==> inputs of run a <==
Design debounce, start of the top module:
module debounce (
  clk,
  reset_n,
  data_in,
  data_out
);
Settings: LEC_CHECK=0, CAP_MARGIN=5, CORE_MARGIN=2, CORE_UTILIZATION=18, CTS_CLUSTER_DIAMETER=47, CTS_CLUSTER_SIZE=83, GPL_TIMING_DRIVEN=0, MIN_ROUTING_LAYER=met1, PLACE_DENSITY_LB_ADDON=0.04, SLEW_MARGIN=20; clock period 3.22 ns.
run.sh (not shown) runs the stock make flow with config.mk's settings and CLKGATE_MAP_FILE=.
==> run b (differences from run a) <==
Settings changed: ABC_AREA from default to 1, CAP_MARGIN 5 to 20, CORE_UTILIZATION 18 to 61, CTS_CLUSTER_DIAMETER 47 to default, CTS_CLUSTER_SIZE 83 to default, GPL_TIMING_DRIVEN 0 to default, MIN_ROUTING_LAYER met1 to default, PLACE_DENSITY_LB_ADDON 0.04 to default.
==> flow/constraint.sdc (replaced) <==
create_clock -name core_clock -period 3.43 [get_ports {clk}]
set_input_delay 0.6860 -clock core_clock [delete_from_list [all_inputs] [get_ports {clk}]]
set_output_delay 0.6860 -clock core_clock [all_outputs]
set_load 0.01 [all_outputs]
==> run c (differences from run a) <==
Settings changed: ABC_AREA from default to 1, CAP_MARGIN 5 to 20, CORE_UTILIZATION 18 to 70, CTS_CLUSTER_DIAMETER 47 to 374, CTS_CLUSTER_SIZE 83 to default, GPL_TIMING_DRIVEN 0 to default, MIN_ROUTING_LAYER met1 to default, PLACE_DENSITY_LB_ADDON 0.04 to 0.01, SETUP_SLACK_MARGIN from default to 0.66.
==> flow/constraint.sdc (replaced) <==
create_clock -name core_clock -period 2.23 [get_ports {clk}]
set_input_delay 0.4460 -clock core_clock [delete_from_list [all_inputs] [get_ports {clk}]]
set_output_delay 0.4460 -clock core_clock [all_outputs]
set_load 0.01 [all_outputs]
==> results <==
item                                                                          run b                     run a                     run c
Outcome                                                    timing/DRC/antenna clean  timing/DRC/antenna clean           failed layout checks
Layout check failures                                                             -                         -      negative setup slack
Count of buffers inserted at the top-level ports                                 65                        57                        65
Xor and xnor area share after synthesis                                       1.55%                     10.2%                     1.55%
Least setup slack across all paths after layout                            0.415 ns                 0.0832 ns                 -0.166 ns
Multi-In Gates                                                                3,524                     2,378                     3,532
Die extent in y                                                              230 µm                    405 µm                    215 µm
Destination of the worst register-to-register timing path             counter[7][9]           counter[29][13]             counter[0][6]
Cells in synth_stat.txt                                                       4,634                     3,097                     4,634
Critical Path Start                                                  counter[28][6]           counter[12][12]            counter[1][11]
Final Wtd Congestion                                                          0.896                     0.724                     0.929
# clk buffers                                                                    81                       188                        77
Most common cell in the netlist                            sky130_fd_sc_hd__nand2_1  sky130_fd_sc_hd__dfrtp_1  sky130_fd_sc_hd__nand2_1
Number of global-route vias before repair                                     26.9k                     23.9k                     30.4k
Post-CTS setup buffers                                                            0                         5                       169
TritonCTS Buffers                                                                57                       134                        55
Register share after synthesis                                                41.1%                     44.2%                     41.1%
Psw                                                                         2.94 mW                   4.87 mW                   5.01 mW
Final worst clock skew                                                    0.0182 ns                 0.0222 ns                 0.0188 ns

========
==> inputs of ember <==
==> flow/design.v <==
module debounce (
  clk,
  reset_n,
  data_in,
  data_out
);
  parameter WIDTH = 32;            
  parameter POLARITY = "HIGH";     
  parameter TIMEOUT = 50000;       
  parameter TIMEOUT_WIDTH = 16;    
  input wire clk;
  input wire reset_n;
  input wire [WIDTH-1:0] data_in;
  output wire [WIDTH-1:0] data_out;
  reg [TIMEOUT_WIDTH-1:0] counter [0:WIDTH-1];
  wire counter_reset [0:WIDTH-1];
  wire counter_enable [0:WIDTH-1];
  genvar i;
  generate for (i = 0; i < WIDTH; i = i+1)
  begin:  debounce_counter_loop
    always @ (posedge clk or negedge reset_n)
    begin
      if (reset_n == 0)
      begin
        counter[i] <= 0;
      end
      else
      begin
        if (counter_reset[i] == 1)   
        begin
          counter[i] <= 0;
        end
        else if (counter_enable[i] == 1)
        begin
          counter[i] <= counter[i] + 1'b1;
        end
      end
    end
    if (POLARITY == "HIGH")
    begin
      assign counter_reset[i] = (data_in[i] == 0);
      assign counter_enable[i] = (data_in[i] == 1) & (counter[i] < TIMEOUT);
      assign data_out[i] = (counter[i] == TIMEOUT) ? 1'b1 : 1'b0;
    end
    else
    begin
      assign counter_reset[i] = (data_in[i] == 1);
      assign counter_enable[i] = (data_in[i] == 0) & (counter[i] < TIMEOUT);
      assign data_out[i] = (counter[i] == TIMEOUT) ? 1'b0 : 1'b1;    
    end
  end  
  endgenerate
endmodule
==> flow/run.sh <==
#!/bin/bash
# the make line also repeats each setting of config.mk as NAME=value (left out here)
make -C /OpenROAD-flow-scripts/flow DESIGN_CONFIG=/design/flow/config.mk WORK_HOME=/design/flow/orfs CLKGATE_MAP_FILE= finish
==> flow/config.mk <==
export PLATFORM = sky130hd
export DESIGN_NAME = debounce
export DESIGN_NICKNAME = debounce
export VERILOG_FILES = /design/flow/design.v
export SDC_FILE = /design/flow/constraint.sdc
export NUM_CORES = 4
export LEC_CHECK = 0
export ABC_AREA = 1
export CAP_MARGIN = 20
export CORE_MARGIN = 2
export CORE_UTILIZATION = 72
export CTS_CLUSTER_DIAMETER = 374
export PLACE_DENSITY_LB_ADDON = 0.01
export SETUP_SLACK_MARGIN = 0.64
export SLEW_MARGIN = 20
==> flow/constraint.sdc <==
create_clock -name core_clock -period 2.23 [get_ports {clk}]
set_input_delay 0.4460 -clock core_clock [delete_from_list [all_inputs] [get_ports {clk}]]
set_output_delay 0.4460 -clock core_clock [all_outputs]
set_load 0.01 [all_outputs]
==> inputs of maple, as changes to ember <==
--- a/flow/config.mk
+++ b/flow/config.mk
@@ -10,6 +10,5 @@
 export CORE_MARGIN = 2
-export CORE_UTILIZATION = 72
+export CORE_UTILIZATION = 70
 export CTS_CLUSTER_DIAMETER = 374
-export PLACE_DENSITY_LB_ADDON = 0.01
-export SETUP_SLACK_MARGIN = 0.64
+export SETUP_SLACK_MARGIN = 0.12
 export SLEW_MARGIN = 20
==> inputs of harbor, as changes to ember <==
--- a/flow/config.mk
+++ b/flow/config.mk
@@ -9,7 +9,10 @@
 export CAP_MARGIN = 20
+export CELL_PAD_IN_SITES_DETAIL_PLACEMENT = 0
+export CORE_ASPECT_RATIO = 0.92
 export CORE_MARGIN = 2
 export CORE_UTILIZATION = 72
-export CTS_CLUSTER_DIAMETER = 374
-export PLACE_DENSITY_LB_ADDON = 0.01
-export SETUP_SLACK_MARGIN = 0.64
-export SLEW_MARGIN = 20
+export CTS_CLUSTER_DIAMETER = 31
+export CTS_CLUSTER_SIZE = 15
+export PLACE_DENSITY_LB_ADDON = 0.29
+export SETUP_SLACK_MARGIN = -0.16
+export SLEW_MARGIN = 10
==> flow/constraint.sdc (replaced) <==
create_clock -name core_clock -period 2.22 [get_ports {clk}]
set_input_delay 0.4440 -clock core_clock [delete_from_list [all_inputs] [get_ports {clk}]]
set_output_delay 0.4440 -clock core_clock [all_outputs]
set_load 0.01 [all_outputs]
==> comparison table <==
Run status: harbor failed layout checks; ember failed layout checks; maple failed layout checks
Reasons for failing layout checks: harbor setup timing; ember setup timing; maple setup timing
Utilization after layout: harbor 0.861; ember 0.910; maple 0.850
Clock tree cell share of total cell area: harbor 0.0926; ember 0.0515; maple 0.0518
Worst slew margin relative to its limit: harbor 0.629; ember 0.317; maple 0.601
Capturing instance or port of the critical path: harbor data_out[21]; ember data_out[17]; maple data_out[1]
Number of setup buffers added after CTS: harbor 25; ember 139; maple 148
Worst reg2reg path startpoint: harbor counter[28][5]; ember counter[4][0]; maple counter[15][8]
Critical path's largest stage delay: harbor 0.42 ns; ember 0.43 ns; maple 0.42 ns
Least-Margin Pin Slew: harbor 0.557 ns; ember 1.02 ns; maple 0.597 ns
Number of gates given a new drive strength after cts: harbor 124; ember 352; maple 255
Met1 routed wirelength after detailed routing: harbor 32.7 mm; ember 35.5 mm; maple 33.5 mm
Inserted Clock Buffers: harbor 100; ember 55; maple 56
Pre-CTS WS: harbor 0.0184 ns; ember 0.0716 ns; maple -0.0162 ns
Register share of total power: harbor 0.370; ember 0.452; maple 0.465
Via count: harbor 32000; ember 35000; maple 32100
Accumulated negative setup slack: harbor -1.65 ns; ember -1.34 ns; maple -0.0967 ns
Non-Clock Buffer Area Fraction: harbor 0.0480; ember 0.0863; maple 0.0892
Non-clock inverter count in the final layout: harbor 513; ember 519; maple 513
Die area: harbor 0.0449 mm2; ember 0.0449 mm2; maple 0.0462 mm2
Wire length per cell: harbor 14.6 um; ember 17.1 um; maple 13.9 um

========
==> 12-07: inputs <==
RTL: the design.v shown in full above, as it stands there.
Settings: LEC_CHECK=0, CAP_MARGIN=40, CORE_MARGIN=2, CORE_UTILIZATION=18, CTS_CLUSTER_DIAMETER=47, CTS_CLUSTER_SIZE=83, GPL_TIMING_DRIVEN=0, HOLD_SLACK_MARGIN=-0.1, MIN_ROUTING_LAYER=met1, PLACE_DENSITY_LB_ADDON=0.04, SLEW_MARGIN=20; clock period 3.22 ns.
==> inputs of 03-06, as changes to 12-07 <==
==> flow/config.mk (replaced) <==
export PLATFORM = sky130hd
export DESIGN_NAME = debounce
export DESIGN_NICKNAME = debounce
export VERILOG_FILES = /design/flow/design.v
export SDC_FILE = /design/flow/constraint.sdc
export NUM_CORES = 4
export LEC_CHECK = 0
export ABC_AREA = 1
export CAP_MARGIN = 20
export CELL_PAD_IN_SITES_DETAIL_PLACEMENT = 0
export CORE_ASPECT_RATIO = 0.92
export CORE_MARGIN = 2
export CORE_UTILIZATION = 72
export CTS_CLUSTER_DIAMETER = 31
export CTS_CLUSTER_SIZE = 15
export PLACE_DENSITY_LB_ADDON = 0.29
export SETUP_SLACK_MARGIN = -0.2
export SLEW_MARGIN = 10
==> flow/constraint.sdc (replaced) <==
create_clock -name core_clock -period 2.22 [get_ports {clk}]
set_input_delay 0.4440 -clock core_clock [delete_from_list [all_inputs] [get_ports {clk}]]
set_output_delay 0.4440 -clock core_clock [all_outputs]
set_load 0.01 [all_outputs]
==> inputs of 08-09, as changes to 12-07 <==
==> flow/config.mk (replaced) <==
export PLATFORM = sky130hd
export DESIGN_NAME = debounce
export DESIGN_NICKNAME = debounce
export VERILOG_FILES = /design/flow/design.v
export SDC_FILE = /design/flow/constraint.sdc
export NUM_CORES = 4
export LEC_CHECK = 0
export ABC_AREA = 1
export CAP_MARGIN = 20
export CORE_MARGIN = 2
export CORE_UTILIZATION = 72
export CTS_CLUSTER_DIAMETER = 397
export CTS_CLUSTER_SIZE = 10
export SETUP_SLACK_MARGIN = 0.38
export SLEW_MARGIN = 20
==> flow/constraint.sdc (replaced) <==
create_clock -name core_clock -period 2.22 [get_ports {clk}]
set_input_delay 0.4440 -clock core_clock [delete_from_list [all_inputs] [get_ports {clk}]]
set_output_delay 0.4440 -clock core_clock [all_outputs]
set_load 0.01 [all_outputs]
==> comparison <==
03-06 finished but failed the layout checks on negative setup slack. 12-07 finished with timing, DRC and antenna clean. 08-09 reached the layout checks and failed them: negative setup slack. Clock skew: 08-09 > 12-07 > 03-06. Between 03-06 and 12-07, the lower sequential share of layout area is in 12-07 (gap 0.87 points). Against 08-09, the worst hold slack of 12-07 is higher by 0.016 ns. The highest critical path depth belongs to 08-09, the lowest to 12-07. The lowest via count belongs to 12-07, the highest to 03-06. Core utilization, highest first: 03-06, 08-09, 12-07. The lowest final cell count belongs to 03-06, the highest to 12-07.
Power figures rest on the tool's default switching activity, not on a simulated workload.
